==> inputs of run E <==
// bf16_unit
module bf16_unit
# (parameter G = 6) (
    input  clk,
    input  reset,
    input  [15:0] in1,
    input  [15:0] in2,
    input  [15:0] in3,
    input  [15:0] in4,
    input  [15:0] in5,
    input  [15:0] in6,
    input  [15:0] in7,
    input  [15:0] in8,
    input  [15:0] in9,
    input  [15:0] in10,
    input  [15:0] in11,
    input  [15:0] in12,
    input  [15:0] in13,
    input  [15:0] in14,
    input  [15:0] in15,
    input  [15:0] in16,
    input  [15:0] in17,
    input  [15:0] in18,
    input  [4:0] funct5,
    output wire [15:0] result
);
Settings: LEC_CHECK=0, ABC_AREA=1, CAP_MARGIN=25, CELL_PAD_IN_SITES_DETAIL_PLACEMENT=1, CELL_PAD_IN_SITES_GLOBAL_PLACEMENT=3, CORE_ASPECT_RATIO=1.08, CORE_MARGIN=2, CORE_UTILIZATION=51, CTS_CLUSTER_DIAMETER=80, CTS_CLUSTER_SIZE=22, GPL_ROUTABILITY_DRIVEN=1, GPL_TIMING_DRIVEN=0, HOLD_SLACK_MARGIN=0.18, MAX_ROUTING_LAYER=met5, MIN_ROUTING_LAYER=met2, PLACE_DENSITY=0.85, SLEW_MARGIN=30, TNS_END_PERCENT=75; clock period 13.8 ns.
run.sh (not shown) runs the stock make flow with config.mk's settings and CLKGATE_MAP_FILE=.
==> run Z (differences from run E) <==
- ABC_AREA: 1 -> unset
- CAP_MARGIN: 25 -> 20
- CELL_PAD_IN_SITES_DETAIL_PLACEMENT: 1 -> unset
- CELL_PAD_IN_SITES_GLOBAL_PLACEMENT: 3 -> unset
- CORE_ASPECT_RATIO: 1.08 -> unset
- CORE_UTILIZATION: 51 -> 72
- CTS_CLUSTER_DIAMETER: 80 -> unset
- CTS_CLUSTER_SIZE: 22 -> 14
- GPL_ROUTABILITY_DRIVEN: 1 -> unset
- GPL_TIMING_DRIVEN: 0 -> unset
- HOLD_SLACK_MARGIN: 0.18 -> unset
- MAX_ROUTING_LAYER: met5 -> unset
- MIN_ROUTING_LAYER: met2 -> unset
- PLACE_DENSITY: 0.85 -> 0.6
- SLEW_MARGIN: 30 -> 20
- TNS_END_PERCENT: 75 -> unset
==> flow/constraint.sdc (replaced) <==
create_clock -name core_clock -period 5.1 [get_ports {clk}]
set_input_delay 1.0200 -clock core_clock [delete_from_list [all_inputs] [get_ports {clk}]]
set_output_delay 1.0200 -clock core_clock [all_outputs]
set_load 0.01 [all_outputs]
==> flow_metrics.py <==
# Flow results
metrics = {
    "yosys": {
        "synth_top_cell_by_count": "nand2_1",
        "xor_share": 0.0127,
        "compound_area_frac": 0.104,
        "ys_chip_area_sq_mm": 0.176,
        "ys_top_cells_by_count": "nand2_1, inv_1, dfxtp_1",
        "fa_ha_area_frac": 0.114,
    },
    "outcome": {
        "stop_stage": "global placement without I/O (3_1_place_gp_skip_io)",
        "status": "stopped before the end",
        "error_line": "[ERROR GPL-0301] Utilization 122.214 % exceeds 100%.",
    },
    "die": {
        "fp-utilization": 0.511,
    },
}
The numbers above come from run E.

==> flow_metrics.py <==
# Auto-generated metrics
metrics = {
    "die": {
        "fp-utilization": 0.723,
    },
    "outcome": {
        "violations": "negative setup slack",
        "status": "complete, but fails checks",
    },
    "sta": {
        "setup_ws_ns": -0.244,
        "setup_viol": 16,
    },
    "yosys": {
        "xor_share": 0.0427,
        "synth_top_cell_by_count": "dfxtp_1",
        "ys_chip_area_sq_mm": 0.166,
        "ys_top_cells_by_count": "dfxtp_1, and2_1, nor2_1",
    },
}
The numbers above come from run Z.


========
==> trial 88: inputs <==
bf16_unit again, from the RTL that the note above started with.
## bf16_unit
module bf16_unit
# (parameter G = 6) (
    input  clk,
    input  reset,
    input  [15:0] in1,
    input  [15:0] in2,
    input  [15:0] in3,
    input  [15:0] in4,
    input  [15:0] in5,
    input  [15:0] in6,
    input  [15:0] in7,
    input  [15:0] in8,
    input  [15:0] in9,
    input  [15:0] in10,
    input  [15:0] in11,
    input  [15:0] in12,
    input  [15:0] in13,
    input  [15:0] in14,
    input  [15:0] in15,
    input  [15:0] in16,
    input  [15:0] in17,
    input  [15:0] in18,
    input  [4:0] funct5,
    output wire [15:0] result
);
    reg [4:0] p1_funct5;
    reg [4:0] p2_funct5;
    reg [4:0] p3_funct5;
    reg [4:0] p4_funct5;
    reg [4:0] p5_funct5;
    reg [4:0] p6_funct5;
    reg [4:0] p7_funct5;
    reg [4:0] p8_funct5;
    reg [4:0] p9_funct5;
    reg [4:0] p10_funct5;
    reg [4:0] p11_funct5;
    reg [4:0] p12_funct5;
    reg [4:0] p13_funct5;
    reg [4:0] p14_funct5;
    reg [4:0] p15_funct5;
    reg [15:0] p1_in1;
    reg [15:0] p1_in2;
    reg [15:0] p1_in3;
    reg [15:0] p2_in1;
    reg [15:0] p2_in2;
    reg [15:0] p2_in3;
    reg [15:0] p3_in1;
    reg [15:0] p3_in2;
    reg [15:0] p3_in3;
    reg [15:0] p4_in1;
    reg [15:0] p4_in2;
    reg [15:0] p4_in3;
    reg [15:0] p5_in1;
    reg [15:0] p5_in2;
    reg [15:0] p5_in3;
    reg [15:0] p6_in1;
    reg [15:0] p6_in2;
    reg [15:0] p6_in3;
    reg [15:0] p7_in1;
    reg [15:0] p7_in2;
    reg [15:0] p7_in3; 
    reg [15:0] p8_in1;
    reg [15:0] p8_in2;
    reg [15:0] p8_in3; 
    reg [15:0] p9_in1;
    reg [15:0] p9_in2;
    reg [15:0] p9_in3; 
    wire [15:0] mux_mult_add_sub;
    wire [15:0] mux_macc;
    wire [15:0] s_in1;
    wire [15:0] s_in2;
    wire [15:0] s_in3;
    bf16_SIMD_MACC bf16_SIMD(
      .clk(clk),
      .reset(reset),
      .in1(in1),
      .in2(in2),
      .in3(in3),
      .in4(in4),
      .in5(in5),
      .in6(in6),
      .in7(in7),
      .in8(in8),
      .in9(in9),
      .in10(in10),
      .in11(in11),
      .in12(in12),
      .in13(in13),
      .in14(in14),
      .in15(in15),
      .in16(in16),
      .in17(in17),
      .in18(in18),
      .result(mux_macc));
    decoder dec(
      .in1(p9_in1),
      .in2(p9_in2),
      .in3(p9_in3),
      .funct5(p9_funct5),
  ...
export LEC_CHECK = 0
export CAP_MARGIN = 20
export CELL_PAD_IN_SITES_DETAIL_PLACEMENT = 2
export CELL_PAD_IN_SITES_GLOBAL_PLACEMENT = 3
export CORE_MARGIN = 9
export CORE_UTILIZATION = 26
export GPL_TIMING_DRIVEN = 0
export PLACE_DENSITY_LB_ADDON = 0.01
export SETUP_SLACK_MARGIN = 0.43
export SLEW_MARGIN = 20
export TNS_END_PERCENT = 40
create_clock -name core_clock -period 4.48 [get_ports {clk}]
==> build 8 (differences from trial 88) <==
CAP_MARGIN = 35   (was 20)
CELL_PAD_IN_SITES_DETAIL_PLACEMENT = default   (was 2)
CELL_PAD_IN_SITES_GLOBAL_PLACEMENT = default   (was 3)
CORE_MARGIN = 2   (was 9)
CORE_UTILIZATION = 72   (was 26)
CTS_CLUSTER_DIAMETER = 67   (was default)
CTS_CLUSTER_SIZE = 14   (was default)
GPL_TIMING_DRIVEN = default   (was 0)
PLACE_DENSITY = 0.4   (was default)
PLACE_DENSITY_LB_ADDON = default   (was 0.01)
SETUP_SLACK_MARGIN = default   (was 0.43)
TNS_END_PERCENT = default   (was 40)
==> flow/constraint.sdc (replaced) <==
create_clock -name core_clock -period 4.58 [get_ports {clk}]
set_input_delay 0.9160 -clock core_clock [delete_from_list [all_inputs] [get_ports {clk}]]
set_output_delay 0.9160 -clock core_clock [all_outputs]
set_load 0.01 [all_outputs]
==> trial 93 (differences from trial 88) <==
CELL_PAD_IN_SITES_DETAIL_PLACEMENT = default   (was 2)
CELL_PAD_IN_SITES_GLOBAL_PLACEMENT = default   (was 3)
CORE_MARGIN = 2   (was 9)
CORE_UTILIZATION = 45   (was 26)
GPL_TIMING_DRIVEN = default   (was 0)
PLACE_DENSITY = 0.6   (was default)
PLACE_DENSITY_LB_ADDON = default   (was 0.01)
SETUP_SLACK_MARGIN = default   (was 0.43)
TNS_END_PERCENT = default   (was 40)
==> flow/constraint.sdc (replaced) <==
create_clock -name core_clock -period 7.67 [get_ports {clk}]
set_input_delay 1.5340 -clock core_clock [delete_from_list [all_inputs] [get_ports {clk}]]
set_output_delay 1.5340 -clock core_clock [all_outputs]
set_load 0.01 [all_outputs]
==> results <==
Run status: trial 88 complete, but fails checks; build 8 complete, but fails checks; trial 93 complete, no violations
Reasons for failing layout checks: trial 88 negative setup slack; build 8 negative setup slack; trial 93 -
Setup Buffers After CTS: trial 88 235; build 8 15; trial 93 0
Via total after detailed routing: trial 88 138k; build 8 130k; trial 93 125k
Cell row count: trial 88 292; build 8 176; trial 93 222
Combinational Area: trial 88 98700 um2; build 8 94800 um2; trial 93 94300 um2
Type of the tightest min-delay check: trial 88 reg2reg; build 8 in2reg; trial 93 reg2reg
Number of port buffers: trial 88 309; build 8 310; trial 93 310
Met1 routed wirelength after detailed routing: trial 88 379000 um; build 8 176000 um; trial 93 196000 um
Total antenna diodes in the routed design: trial 88 54; build 8 7; trial 93 4
Combinational share of cell area: trial 88 48.5%; build 8 52.1%; trial 93 51.0%
Clk tree area frac: trial 88 6.39%; build 8 4.35%; trial 93 6.43%
Startpoint of the worst-slack reg-to-reg timing path: trial 88 bf16_SIMD.MULT3.p1_reg_alu_in1[7]; build 8 bf16_SIMD.MULT8.p1_reg_alu_in2[2]; trial 93 bf16_SIMD.MULT6.p1_reg_alu_in1[7]
Area of the core region: trial 88 634000 um2; build 8 229000 um2; trial 93 366000 um2
VDD IR max: trial 88 0.347 mV; build 8 0.309 mV; trial 93 0.195 mV
Stage-log warning count: trial 88 133; build 8 167; trial 93 163
Power Sequential: trial 88 0.0302 W; build 8 0.0295 W; trial 93 0.0176 W
Comb group: trial 88 0.0132 W; build 8 0.00967 W; trial 93 0.00550 W
Final Setup Violations: trial 88 16; build 8 16; trial 93 0
Power attributed to the clock group: trial 88 0.0324 W; build 8 0.0217 W; trial 93 0.0171 W
Worst setup skew after layout: trial 88 0.0781 ns; build 8 0.0501 ns; trial 93 0.0369 ns
Core Density at Floorplan: trial 88 26.2%; build 8 72.3%; trial 93 45.3%
Count of cells along the worst register-to-register path: trial 88 16; build 8 19; trial 93 15
Met1 usage in global routing: trial 88 31.6%; build 8 44.6%; trial 93 29.6%

========
==> build 84 <==
bf16_unit again, from the RTL that the note above started with.
==> flow/config.mk <==
export PLATFORM = sky130hd
export DESIGN_NAME = bf16_unit
export DESIGN_NICKNAME = bf16_unit
export VERILOG_FILES = /design/flow/design.v
export SDC_FILE = /design/flow/constraint.sdc
export NUM_CORES = 4
export LEC_CHECK = 0
export ABC_AREA = 0
export CAP_MARGIN = 20
export CORE_ASPECT_RATIO = 0.93
export CORE_MARGIN = 2
export CORE_UTILIZATION = 72
export CTS_CLUSTER_DIAMETER = 80
export GPL_ROUTABILITY_DRIVEN = 1
export SLEW_MARGIN = 20
==> flow/constraint.sdc <==
create_clock -name core_clock -period 4.39 [get_ports {clk}]
set_input_delay 0.8780 -clock core_clock [delete_from_list [all_inputs] [get_ports {clk}]]
set_output_delay 0.8780 -clock core_clock [all_outputs]
set_load 0.01 [all_outputs]
==> build 94 (differences from build 84) <==
ABC_AREA = unset   (was 0)
CAP_MARGIN = 35   (was 20)
CORE_ASPECT_RATIO = unset   (was 0.93)
CTS_CLUSTER_DIAMETER = unset   (was 80)
CTS_CLUSTER_SIZE = 14   (was unset)
GPL_ROUTABILITY_DRIVEN = unset   (was 1)
PLACE_DENSITY_LB_ADDON = 0.29   (was unset)
==> flow/constraint.sdc (replaced) <==
create_clock -name core_clock -period 4.8 [get_ports {clk}]
set_input_delay 0.9600 -clock core_clock [delete_from_list [all_inputs] [get_ports {clk}]]
set_output_delay 0.9600 -clock core_clock [all_outputs]
set_load 0.01 [all_outputs]
==> build 12 (differences from build 84) <==
ABC_AREA = unset   (was 0)
CORE_ASPECT_RATIO = unset   (was 0.93)
CORE_UTILIZATION = 71   (was 72)
CTS_CLUSTER_DIAMETER = unset   (was 80)
CTS_CLUSTER_SIZE = 14   (was unset)
GPL_ROUTABILITY_DRIVEN = unset   (was 1)
==> flow/constraint.sdc (replaced) <==
create_clock -name core_clock -period 5.92 [get_ports {clk}]
set_input_delay 1.1840 -clock core_clock [delete_from_list [all_inputs] [get_ports {clk}]]
set_output_delay 1.1840 -clock core_clock [all_outputs]
set_load 0.01 [all_outputs]
==> comparison table <==
quantity	build 12	build 94	build 84
Layout Cells excl Fill	22000	22100	22600
Stages on the worst setup path	14	15	14
# clk buffers	440	452	430
Area of the chip	0.237 mm^2	0.234 mm^2	0.234 mm^2
Final non-clock buffer share	2.41%	3.09%	4.70%
Max_slew headroom	24.7%	28.1%	22.2%
Combinational logic power	0.00723 W	0.00915 W	0.0105 W
Wire length of the first global-routing pass	654000 um	668000 um	690000 um
M1 GR Usage	46.1%	43.8%	47.4%
Proportion of cell area spent on the clock network	5.88%	5.89%	5.80%
Part of the power in registers	45.2%	44.8%	44.2%
Critical path peak fanout	7	4	4
First DRT Iteration DRCs	10800	11900	13800
Data required time at the worst endpoint	4.74 ns	3.84 ns	3.51 ns
Endpoint arrival time on the critical path	4.51 ns	4.41 ns	4.29 ns
Hpwl dp	304000 um	306000 um	319000 um
Run status	no timing/DRC/antenna violations	complete, but fails checks	complete, but fails checks
Violated checks	-	antenna rules, setup timing	setup timing

========
==> run a: inputs <==
bf16_unit again, from the RTL that the note above started with.
Settings: LEC_CHECK=0, ABC_AREA=0, CAP_MARGIN=25, CELL_PAD_IN_SITES_DETAIL_PLACEMENT=1, CELL_PAD_IN_SITES_GLOBAL_PLACEMENT=3, CORE_ASPECT_RATIO=1.08, CORE_MARGIN=2, CORE_UTILIZATION=42, CTS_CLUSTER_DIAMETER=80, CTS_CLUSTER_SIZE=22, GPL_ROUTABILITY_DRIVEN=1, GPL_TIMING_DRIVEN=0, HOLD_SLACK_MARGIN=0.18, MAX_ROUTING_LAYER=met4, PLACE_DENSITY=0.4, SETUP_SLACK_MARGIN=1.07, SLEW_MARGIN=20, TNS_END_PERCENT=75; clock period 13.8 ns.
==> run b (differences from run a) <==
==> flow/config.mk (replaced) <==
export PLATFORM = sky130hd
export DESIGN_NAME = bf16_unit
export DESIGN_NICKNAME = bf16_unit
export VERILOG_FILES = /design/flow/design.v
export SDC_FILE = /design/flow/constraint.sdc
export NUM_CORES = 4
export LEC_CHECK = 0
export CAP_MARGIN = 20
export CORE_MARGIN = 2
export CORE_UTILIZATION = 72
export PLACE_DENSITY = 0.42
export SLEW_MARGIN = 20
==> flow/constraint.sdc (replaced) <==
create_clock -name core_clock -period 7.25 [get_ports {clk}]
set_input_delay 1.4500 -clock core_clock [delete_from_list [all_inputs] [get_ports {clk}]]
set_output_delay 1.4500 -clock core_clock [all_outputs]
set_load 0.01 [all_outputs]
==> run c (differences from run a) <==
==> flow/config.mk (replaced) <==
export PLATFORM = sky130hd
export DESIGN_NAME = bf16_unit
export DESIGN_NICKNAME = bf16_unit
export VERILOG_FILES = /design/flow/design.v
export SDC_FILE = /design/flow/constraint.sdc
export NUM_CORES = 4
export LEC_CHECK = 0
export CAP_MARGIN = 20
export CORE_MARGIN = 2
export CORE_UTILIZATION = 70
export PLACE_DENSITY = 0.6
export SLEW_MARGIN = 20
==> flow/constraint.sdc (replaced) <==
create_clock -name core_clock -period 6.22 [get_ports {clk}]
set_input_delay 1.2440 -clock core_clock [delete_from_list [all_inputs] [get_ports {clk}]]
set_output_delay 1.2440 -clock core_clock [all_outputs]
set_load 0.01 [all_outputs]
==> run d (differences from run a) <==
--- a/flow/config.mk
+++ b/flow/config.mk
@@ -7,7 +7,6 @@
 export LEC_CHECK = 0
 export ABC_AREA = 0
 export CAP_MARGIN = 25
-export CELL_PAD_IN_SITES_DETAIL_PLACEMENT = 1
 export CELL_PAD_IN_SITES_GLOBAL_PLACEMENT = 3
 export CORE_ASPECT_RATIO = 1.08
 export CORE_MARGIN = 2
@@ -17,8 +16,7 @@
 export GPL_ROUTABILITY_DRIVEN = 1
 export GPL_TIMING_DRIVEN = 0
 export HOLD_SLACK_MARGIN = 0.18
-export MAX_ROUTING_LAYER = met4
 export PLACE_DENSITY = 0.4
-export SETUP_SLACK_MARGIN = 1.07
+export SETUP_SLACK_MARGIN = -0.64
 export SLEW_MARGIN = 20
 export TNS_END_PERCENT = 75
==> results <==
In flip-flop count, run d and run a do not differ.
Cell count: run a > run d > run c > run b.
Against run c, the combinational power of run a is lower by about 50%.
Clock skew: run d < run c < run b < run a.
The highest final area belongs to run a, the lowest to run b.
Die area: run c is lower than run d (about 40%).
Total power: run a < run d < run b < run c.
Utilization is about the same in run d and run a.
Worst hold slack: run c > run d > run b > run a.
Sequential power is about the same in run a and run d.
Between run b and run c, the lower non-clock buffer count is in run b (gap 26).
Run b finished with timing, DRC and antenna clean. Run d finished with timing, DRC and antenna clean. Run a finished clean. Run c went through all stages and came out clean.
==> figures <==
metric                                                                                                       run d                                         run c                                      run a                                         run b
Outcome                                                                                    complete, no violations                       complete, no violations                    complete, no violations                       complete, no violations
H-tree Lvls                                                                                                      4                                             5                                          4                                             5
Fraction of the cycle the final worst path needs                                                            62.40%                                        96.98%                                     61.19%                                        91.64%
Count of buffers inserted at the top-level ports                                                               309                                           310                                        309                                           310
Final GP Congestion                                                                                         0.9481                                        0.9617                                     0.9585                                        0.9949
Launch point of the worst reg-to-reg path                                bf16_SIMD.ADD5.p1_reg_exp_2[0]$_SDFF_PN0_  bf16_SIMD.MULT8.p1_reg_alu_in1[7]$_SDFF_PN0_  bf16_SIMD.ADD5.p1_reg_exp_2[0]$_SDFF_PN0_  bf16_SIMD.MULT8.p1_reg_alu_in1[7]$_SDFF_PN0_
Standby leakage power                                                                                   0.07728 uW                                    0.07834 uW                                 0.07729 uW                                    0.07834 uW
Relative contribution of combinational cells to total power                                                  18.0%                                         14.0%                                      18.3%                                         13.9%
Number of cells on the critical path                                                                            13                                            13                                         13                                            12
Post-layout nets                                                                                            21.00k                                        20.33k                                     21.02k                                        20.30k
Slowest-stage cell, CP                                                                                    a311oi_1                               clkdlybuf4s50_1                                     nor3_1                                         or4_1
Max FO, Critical Path                                                                                           10                                            12                                         10                                            12
Comb. cell area                                                                                          94090 um2                                     94300 um2                                  94090 um2                                     94280 um2
Net load switching power                                                                                   5957 uW                                      12800 uW                                    5981 uW                                      10990 uW
Antenna violations before repair                                                                                68                                            23                                         73                                            32
Floorplan Core Area                                                                                     392600 um2                                    235400 um2                                 392600 um2                                    229500 um2
Post-CTS Repair Setup Buffers                                                                                    0                                             2                                          0                                             0
Max-slew headroom at the worst pin                                                                          25.71%                                        21.36%                                     23.16%                                        25.37%
Multi-input gate share of total cell area                                                                   51.29%                                        51.75%                                     51.28%                                        51.80%
Met1 track demand over resource                                                                             40.29%                                        43.36%                                     41.98%                                        44.75%
Final setup margin                                                                                         5188 ps                                      187.6 ps                                    5356 ps                                      606.1 ps
Number of gates resized after cts                                                                                0                                             5                                          0                                             0
Clock slew at the register clock pins of the worst setup and hold paths                                      90 ps                                         60 ps                                      90 ps                                         60 ps
No activity file was given, so power comes from the tool's default toggle rates.
